==> inputs of build 32 <==
// top
module top(
        clk, reset, up, down, hsync, vsync, rgb, pmod_switch, pause_switch,
         MISO, SW, SS, MOSI, SCLK, LED, an, seg
    );
clock: 7.06 ns
lec_check: 0
cap_margin: 20
core_margin: 2
core_utilization: 72
cts_cluster_diameter: 54
place_density: 0.35
setup_slack_margin: -0.55
slew_margin: 20
run.sh (not shown) runs the stock make flow with config.mk's settings and CLKGATE_MAP_FILE=.
==> trial 84: changes against build 32 <==
CORE_UTILIZATION = 40   (was 72)
CTS_CLUSTER_DIAMETER = not set   (was 54)
CTS_CLUSTER_SIZE = 92   (was not set)
HOLD_SLACK_MARGIN = 0.12   (was not set)
MIN_ROUTING_LAYER = met2   (was not set)
PLACE_DENSITY = not set   (was 0.35)
SETUP_SLACK_MARGIN = not set   (was -0.55)
==> flow/constraint.sdc (replaced) <==
create_clock -name core_clock -period 10.0 [get_ports {clk}]
set_input_delay 2.0000 -clock core_clock [delete_from_list [all_inputs] [get_ports {clk}]]
set_output_delay 2.0000 -clock core_clock [all_outputs]
set_load 0.01 [all_outputs]
==> notes <==
- Of trial 84 and build 32, build 32 has the higher core utilization (gap 36 points).
- Total power: trial 84 is lower than build 32 (25%).
- Between trial 84 and build 32, the lower cell count is in build 32 (gap about 10%, measured against build 32).
- Against build 32, the global-route usage of trial 84 is lower by 3.8 points.
- Trial 84 ran to the end with violations: design-rule violations. Build 32 finished with timing, DRC and antenna clean.


==> inputs of 09-10 <==
Starting RTL as in the previous note.
Settings: LEC_CHECK=0, ABC_AREA=1, CAP_MARGIN=20, CORE_MARGIN=2, CORE_UTILIZATION=70, CTS_CLUSTER_SIZE=15, PLACE_DENSITY=0.74, SETUP_SLACK_MARGIN=0.5, SLEW_MARGIN=20; clock period 3.48 ns.
==> inputs of 01-21, as changes to 09-10 <==
Settings changed: ABC_AREA 1 to not set, CORE_UTILIZATION 70 to 20, CTS_CLUSTER_SIZE 15 to not set, MAX_ROUTING_LAYER set to met4, PLACE_DENSITY 0.74 to not set, SETUP_SLACK_MARGIN 0.5 to not set.
==> flow/constraint.sdc (replaced) <==
create_clock -name core_clock -period 10.0 [get_ports {clk}]
set_input_delay 2.0000 -clock core_clock [delete_from_list [all_inputs] [get_ports {clk}]]
set_output_delay 2.0000 -clock core_clock [all_outputs]
set_load 0.01 [all_outputs]
==> inputs of 07-15, as changes to 09-10 <==
Settings changed: CORE_UTILIZATION 70 to 69, CTS_CLUSTER_DIAMETER set to 54, CTS_CLUSTER_SIZE 15 to not set, PLACE_DENSITY 0.74 to not set, PLACE_DENSITY_LB_ADDON set to 0.29, SETUP_SLACK_MARGIN 0.5 to 0.76.
==> flow/constraint.sdc (replaced) <==
create_clock -name core_clock -period 6.62 [get_ports {clk}]
set_input_delay 1.3240 -clock core_clock [delete_from_list [all_inputs] [get_ports {clk}]]
set_output_delay 1.3240 -clock core_clock [all_outputs]
set_load 0.01 [all_outputs]
==> comparison <==
In sequential cell count, 09-10 and 07-15 do not differ. Power: 01-21 < 07-15 < 09-10. Sequential share of layout area, highest first: 07-15, 09-10, 01-21. Synthesized cell count is the same in 09-10 and 07-15. Between 01-21 and 07-15, the lower cell count is in 07-15 (gap about 15%, measured against 07-15). In 07-15 the combinational power is larger than in 01-21, by about 60%. Against 09-10, the area after synthesis of 01-21 is lower by about 0.9%.


==> inputs of exp/harbor <==
top again, from the RTL that the note above started with.
==> flow/design.v (excerpt) <==
module top(
        clk, reset, up, down, hsync, vsync, rgb, pmod_switch, pause_switch,
         MISO, SW, SS, MOSI, SCLK, LED, an, seg
    );
export LEC_CHECK = 0
export CAP_MARGIN = 35
export CELL_PAD_IN_SITES_DETAIL_PLACEMENT = 0
export CORE_ASPECT_RATIO = 1.39
export CORE_MARGIN = 2
export CORE_UTILIZATION = 72
export CTS_CLUSTER_SIZE = 79
export GPL_ROUTABILITY_DRIVEN = 0
export GPL_TIMING_DRIVEN = 1
export MIN_ROUTING_LAYER = met1
export PLACE_DENSITY_LB_ADDON = 0.01
export SLEW_MARGIN = 0
create_clock -name core_clock -period 6.75 [get_ports {clk}]
==> exp/willow (differences from exp/harbor) <==
- CAP_MARGIN: 35 -> 20
- CELL_PAD_IN_SITES_DETAIL_PLACEMENT: 0 -> not set
- CORE_ASPECT_RATIO: 1.39 -> not set
- CORE_UTILIZATION: 72 -> 17
- CTS_CLUSTER_SIZE: 79 -> not set
- GPL_ROUTABILITY_DRIVEN: 0 -> not set
- GPL_TIMING_DRIVEN: 1 -> not set
- MIN_ROUTING_LAYER: met1 -> not set
- PLACE_DENSITY_LB_ADDON: 0.01 -> not set
- SLEW_MARGIN: 0 -> 20
==> flow/constraint.sdc (replaced) <==
create_clock -name core_clock -period 13.7 [get_ports {clk}]
set_input_delay 2.7400 -clock core_clock [delete_from_list [all_inputs] [get_ports {clk}]]
set_output_delay 2.7400 -clock core_clock [all_outputs]
set_load 0.01 [all_outputs]
==> exp/onyx (differences from exp/harbor) <==
- ABC_AREA: not set -> 1
- CAP_MARGIN: 35 -> 20
- CELL_PAD_IN_SITES_DETAIL_PLACEMENT: 0 -> not set
- CORE_ASPECT_RATIO: 1.39 -> not set
- CTS_CLUSTER_SIZE: 79 -> not set
- GPL_ROUTABILITY_DRIVEN: 0 -> not set
- GPL_TIMING_DRIVEN: 1 -> not set
- MIN_ROUTING_LAYER: met1 -> not set
- PLACE_DENSITY: not set -> 0.38
- PLACE_DENSITY_LB_ADDON: 0.01 -> not set
- SLEW_MARGIN: 0 -> 20
==> flow/constraint.sdc (replaced) <==
create_clock -name core_clock -period 2.84 [get_ports {clk}]
set_input_delay 0.5680 -clock core_clock [delete_from_list [all_inputs] [get_ports {clk}]]
set_output_delay 0.5680 -clock core_clock [all_outputs]
set_load 0.01 [all_outputs]
==> exp/ember (differences from exp/harbor) <==
- ABC_AREA: not set -> 1
- CAP_MARGIN: 35 -> 20
- CELL_PAD_IN_SITES_DETAIL_PLACEMENT: 0 -> not set
- CORE_ASPECT_RATIO: 1.39 -> not set
- CORE_UTILIZATION: 72 -> 70
- CTS_CLUSTER_DIAMETER: not set -> 207
- CTS_CLUSTER_SIZE: 79 -> not set
- GPL_ROUTABILITY_DRIVEN: 0 -> not set
- GPL_TIMING_DRIVEN: 1 -> not set
- MIN_ROUTING_LAYER: met1 -> not set
- PLACE_DENSITY_LB_ADDON: 0.01 -> not set
- SLEW_MARGIN: 0 -> 20
==> flow/constraint.sdc (replaced) <==
create_clock -name core_clock -period 2.99 [get_ports {clk}]
set_input_delay 0.5980 -clock core_clock [delete_from_list [all_inputs] [get_ports {clk}]]
set_output_delay 0.5980 -clock core_clock [all_outputs]
set_load 0.01 [all_outputs]
==> results <==
metric                                                                        exp/willow                      exp/ember                     exp/harbor                       exp/onyx
Met3 usage in global routing                                                       1.37%                          4.50%                          3.49%                          5.23%
Clock distribution area overhead in the final layout                               5.65%                          5.97%                          5.67%                          5.67%
Multi-input gate share of total cell area                                          49.2%                          47.9%                          52.7%                          48.1%
Most common cell type on the critical path                                             -       sky130_fd_sc_hd__nand2_2          sky130_fd_sc_hd__ha_1                              -
Buffers and inverters on the worst path                                                2                              2                              1                              3
Setup slack after placement                                                      6970 ps                       -90.3 ps                        2380 ps                       -28.2 ps
Largest power group                                                            registers                          clock                      registers                      registers
R2r startpoint                                              pg.y_pad_reg[0]$_SDFFE_PP0P_  pg.y_ball_reg[2]$_SDFFE_PP0P_  pg.y_ball_reg[1]$_SDFFE_PP0P_  pg.y_ball_reg[1]$_SDFFE_PP0P_
Flop pwr share                                                                     49.3%                          47.8%                          50.8%                          49.1%
Antenna violations before repair                                                       1                              0                              0                              0
Met2 Wirelength                                                                 13200 um                       17000 um                       15900 um                       16800 um
Standard-cell rows                                                                   105                             51                             60                             51
Met2 GRT Util                                                                      11.3%                          56.3%                          54.9%                          57.3%
Share of the synthesized area in the top cell type                                 37.0%                          36.7%                          37.0%                          36.7%
DRT Wirelength                                                                  31600 um                       35000 um                       30800 um                       35500 um
Run status                                              no timing/DRC/antenna violations  no timing/DRC/antenna violations  no timing/DRC/antenna violations       finished with violations
Violated checks                                                                        -                              -                              -           negative setup slack
Pleak                                                                            5.90 nW                        6.57 nW                        5.87 nW                        6.63 nW
Hold Crit Start                                                          btnD.r2$_DFF_P_             btReset.r2$_DFF_P_                btnU.r2$_DFF_P_             btReset.r2$_DFF_P_
Global routing usage summed across all routing layers                              7.30%                          31.8%                          29.9%                          33.3%
Die Span X                                                                        291 um                         146 um                         122 um                         144 um
Area of placed instances                                                      15400 um^2                     15000 um^2                     14400 um^2                     15000 um^2
Unrepaired setup endpoints after global routing                                    false                           true                          false                           true
Global placement routability congestion                                            0.820                          0.986                              -                          0.974
Critical path data required time                                                10960 ps                        3450 ps                        7210 ps                        3320 ps
Count of buffers added by post-CTS timing repair for setup                             0                              3                              0                              6
FF-to-FF setup slack                                                             9210 ps                          70 ps                        2350 ps                        -270 ps
Worst Hold End                                                           btnD.r3$_DFF_P_             btReset.r3$_DFF_P_                btnU.r3$_DFF_P_             btReset.r3$_DFF_P_


==> zinc: inputs <==
Starting RTL as in the previous note.
// top
module top(
        clk, reset, up, down, hsync, vsync, rgb, pmod_switch, pause_switch,
         MISO, SW, SS, MOSI, SCLK, LED, an, seg
    );
make LEC_CHECK=0 CAP_MARGIN=20 CORE_MARGIN=2 CORE_UTILIZATION=40 CTS_CLUSTER_SIZE=92 GPL_ROUTABILITY_DRIVEN=0 HOLD_SLACK_MARGIN=0.12 MAX_ROUTING_LAYER=met4 MIN_ROUTING_LAYER=met2 SLEW_MARGIN=20 TNS_END_PERCENT=30 finish   # period 10.0 ns
==> yarrow: changes against zinc <==
- ABC_AREA: default -> 1
- CORE_UTILIZATION: 40 -> 72
- CTS_CLUSTER_DIAMETER: default -> 207
- CTS_CLUSTER_SIZE: 92 -> default
- GPL_ROUTABILITY_DRIVEN: 0 -> default
- HOLD_SLACK_MARGIN: 0.12 -> default
- MAX_ROUTING_LAYER: met4 -> default
- MIN_ROUTING_LAYER: met2 -> default
- PLACE_DENSITY: default -> 0.35
- TNS_END_PERCENT: 30 -> default
==> flow/constraint.sdc (replaced) <==
create_clock -name core_clock -period 2.84 [get_ports {clk}]
set_input_delay 0.5680 -clock core_clock [delete_from_list [all_inputs] [get_ports {clk}]]
set_output_delay 0.5680 -clock core_clock [all_outputs]
set_load 0.01 [all_outputs]
==> juniper: changes against zinc <==
- CORE_UTILIZATION: 40 -> 50
- CTS_CLUSTER_SIZE: 92 -> 95
- GPL_ROUTABILITY_DRIVEN: 0 -> default
- HOLD_SLACK_MARGIN: 0.12 -> default
- MAX_ROUTING_LAYER: met4 -> default
- MIN_ROUTING_LAYER: met2 -> default
- TNS_END_PERCENT: 30 -> default
==> flow/constraint.sdc (replaced) <==
create_clock -name core_clock -period 6.15 [get_ports {clk}]
set_input_delay 1.2300 -clock core_clock [delete_from_list [all_inputs] [get_ports {clk}]]
set_output_delay 1.2300 -clock core_clock [all_outputs]
set_load 0.01 [all_outputs]
==> impl_metrics.yaml <==
# flow metrics
sta:
  setup-violations-final: 0
  period_needed_ps: 4380
  hold-worst-slack_ps: 325
worst_setup_path:
  timing.rr.start: "pg.y_ball_reg[1]"
  critical_path.reg2reg.endpoint: "rgb_reg[9]"
clock_network:
  post-cts-setup-buffer-count: 0
power_and_ir_drop:
  internal-power_mw: 2.70
  power_dissipated_in_combinational_cells_uw: 81.5
  switching_power_uw: 757
yosys:
  syn-instance-count: 1613
cells_and_area:
  share_of_cell_area_taken_by_flip_flops_and_latches_pct: 34.1
  multi_input_gates: 1187
detailed_routing:
  detailedRoute.firstPassIterationCount: 5
run_status:
  outcome: "complete, no violations"
The numbers above come from juniper.

==> impl_metrics.yaml <==
# flow metrics
sta:
  hold-worst-slack_ps: 326
  period_needed_ps: 3110
  postLayoutSetupSlackWorst_ps: -270
  setup-violations-final: 16
run_status:
  outcome: "finished with violations"
  layout.failed_checks: "negative setup slack"
power_and_ir_drop:
  power_dissipated_in_combinational_cells_uw: 212
  switching_power_mw: 1.66
  internal-power_mw: 5.93
clock_network:
  post-cts-setup-buffer-count: 6
worst_setup_path:
  timing.rr.start: "pg.y_ball_reg[1]"
  critical_path.reg2reg.endpoint: "gs.r_dig2[1]"
The numbers above come from yarrow.

==> impl_metrics.yaml <==
# flow metrics
run_status:
  outcome: "finished with violations"
  layout.failed_checks: "design-rule violations"
cells_and_area:
  share_of_cell_area_taken_by_flip_flops_and_latches_pct: 33.6
  multi_input_gates: 1187
clock_network:
  post-cts-setup-buffer-count: 0
sta:
  hold-worst-slack_ps: 325
  setup-violations-final: 0
detailed_routing:
  route.detailed.drc: 3
  detailedRoute.firstPassIterationCount: 48
worst_setup_path:
  timing.rr.start: "pg.y_pad_reg[0]"
The numbers above come from zinc.



==> inputs of run a <==
top again, from the RTL that the note above started with.
make LEC_CHECK=0 CAP_MARGIN=25 CELL_PAD_IN_SITES_DETAIL_PLACEMENT=0 CORE_ASPECT_RATIO=1.05 CORE_MARGIN=2 CORE_UTILIZATION=32 CTS_CLUSTER_DIAMETER=155 GPL_ROUTABILITY_DRIVEN=1 MAX_ROUTING_LAYER=met4 MIN_ROUTING_LAYER=met2 PLACE_DENSITY_LB_ADDON=0.09 SLEW_MARGIN=20 finish   # period 3.0 ns
==> run b (differences from run a) <==
- CAP_MARGIN: 25 -> 35
- CORE_ASPECT_RATIO: 1.05 -> default
- CORE_UTILIZATION: 32 -> 72
- CTS_CLUSTER_DIAMETER: 155 -> default
- GPL_ROUTABILITY_DRIVEN: 1 -> 0
- GPL_TIMING_DRIVEN: default -> 1
- MAX_ROUTING_LAYER: met4 -> default
- MIN_ROUTING_LAYER: met2 -> met1
- PLACE_DENSITY: default -> 0.38
- PLACE_DENSITY_LB_ADDON: 0.09 -> default
- SLEW_MARGIN: 20 -> 0
==> flow/constraint.sdc (replaced) <==
create_clock -name core_clock -period 7.53 [get_ports {clk}]
set_input_delay 1.5060 -clock core_clock [delete_from_list [all_inputs] [get_ports {clk}]]
set_output_delay 1.5060 -clock core_clock [all_outputs]
set_load 0.01 [all_outputs]
==> run c (differences from run a) <==
- ABC_AREA: default -> 1
- CAP_MARGIN: 25 -> 20
- CELL_PAD_IN_SITES_DETAIL_PLACEMENT: 0 -> default
- CORE_ASPECT_RATIO: 1.05 -> default
- CORE_UTILIZATION: 32 -> 70
- CTS_CLUSTER_DIAMETER: 155 -> 28
- GPL_ROUTABILITY_DRIVEN: 1 -> default
- MAX_ROUTING_LAYER: met4 -> default
- MIN_ROUTING_LAYER: met2 -> default
- PLACE_DENSITY_LB_ADDON: 0.09 -> default
- SETUP_SLACK_MARGIN: default -> 0.82
==> flow/constraint.sdc (replaced) <==
create_clock -name core_clock -period 2.84 [get_ports {clk}]
set_input_delay 0.5680 -clock core_clock [delete_from_list [all_inputs] [get_ports {clk}]]
set_output_delay 0.5680 -clock core_clock [all_outputs]
set_load 0.01 [all_outputs]
==> flow_summary.yaml <==
# physical design summary
logic_synthesis:
  synth_xor_xnor_area_share: 0.0696
  post_synth_ao_oa_area_fraction: 0.157
  netlist_area_um2: 14000
final_layout:
  comb_area_share: 0.484
route:
  routed_wirelength_mm: 37.6
  detail_route.antenna_diodes: 0
final_timing:
  worst_slack_ps: -360
  total_setup_violations_reported_at_the_end_of_the_flow: 19
  timing.final.hold_violations: 0
die:
  initCoreUtil: 0.324
clocking:
  ctsResizeCount: 31
status:
  check_fail_reasons: "setup timing"
  run_status: "complete, but fails checks"
(the above is from run a)
==> flow_summary.yaml <==
# physical design summary
status:
  run_status: "finished clean"
die:
  initCoreUtil: 0.741
clocking:
  ctsResizeCount: 0
  clock-sinks: 262
logic_synthesis:
  post_synth_ao_oa_area_fraction: 0.157
  netlist_area_um2: 14000
  synth_xor_xnor_area_share: 0.0696
power:
  power.group.top: "registers"
setup_path:
  cpLargestDelayFamily: "AND-OR/OR-AND gates"
final_timing:
  worst_slack_ps: 3120
  worst_pin_slew_ps: 941
  timing.final.hold_violations: 0
final_layout:
  comb_area_share: 0.523
route:
  detail_route.antenna_diodes: 0
  routed_wirelength_mm: 31.2
(the above is from run b)
==> flow_summary.yaml <==
# generated from flow reports
logic_synthesis:
  synth.avg_cell_area_um2: 7.37
  netlist_area_um2: 14100
  synth_xor_xnor_area_share: 0.0279
  post_synth_ao_oa_area_fraction: 0.150
  yosys.cell_types.count: 58
  synth.top_cell.area_share: 0.367
  top_logic_kind: "simple AND/OR/NAND/NOR gates"
status:
  last-stage-reached: "clock tree synthesis (4_1_cts)"
  error_message: "[ERROR DPL-0033] detailed placement checks failed during check placement."
  run_status: "did not finish"
die:
  initCoreUtil: 0.719
  chipWidth_um: 146
placement:
  dp_slack_ps: -3.71
  placed_cell_area_um2: 15100
(the above is from run c)
Power figures rest on the tool's default switching activity, not on a simulated workload.
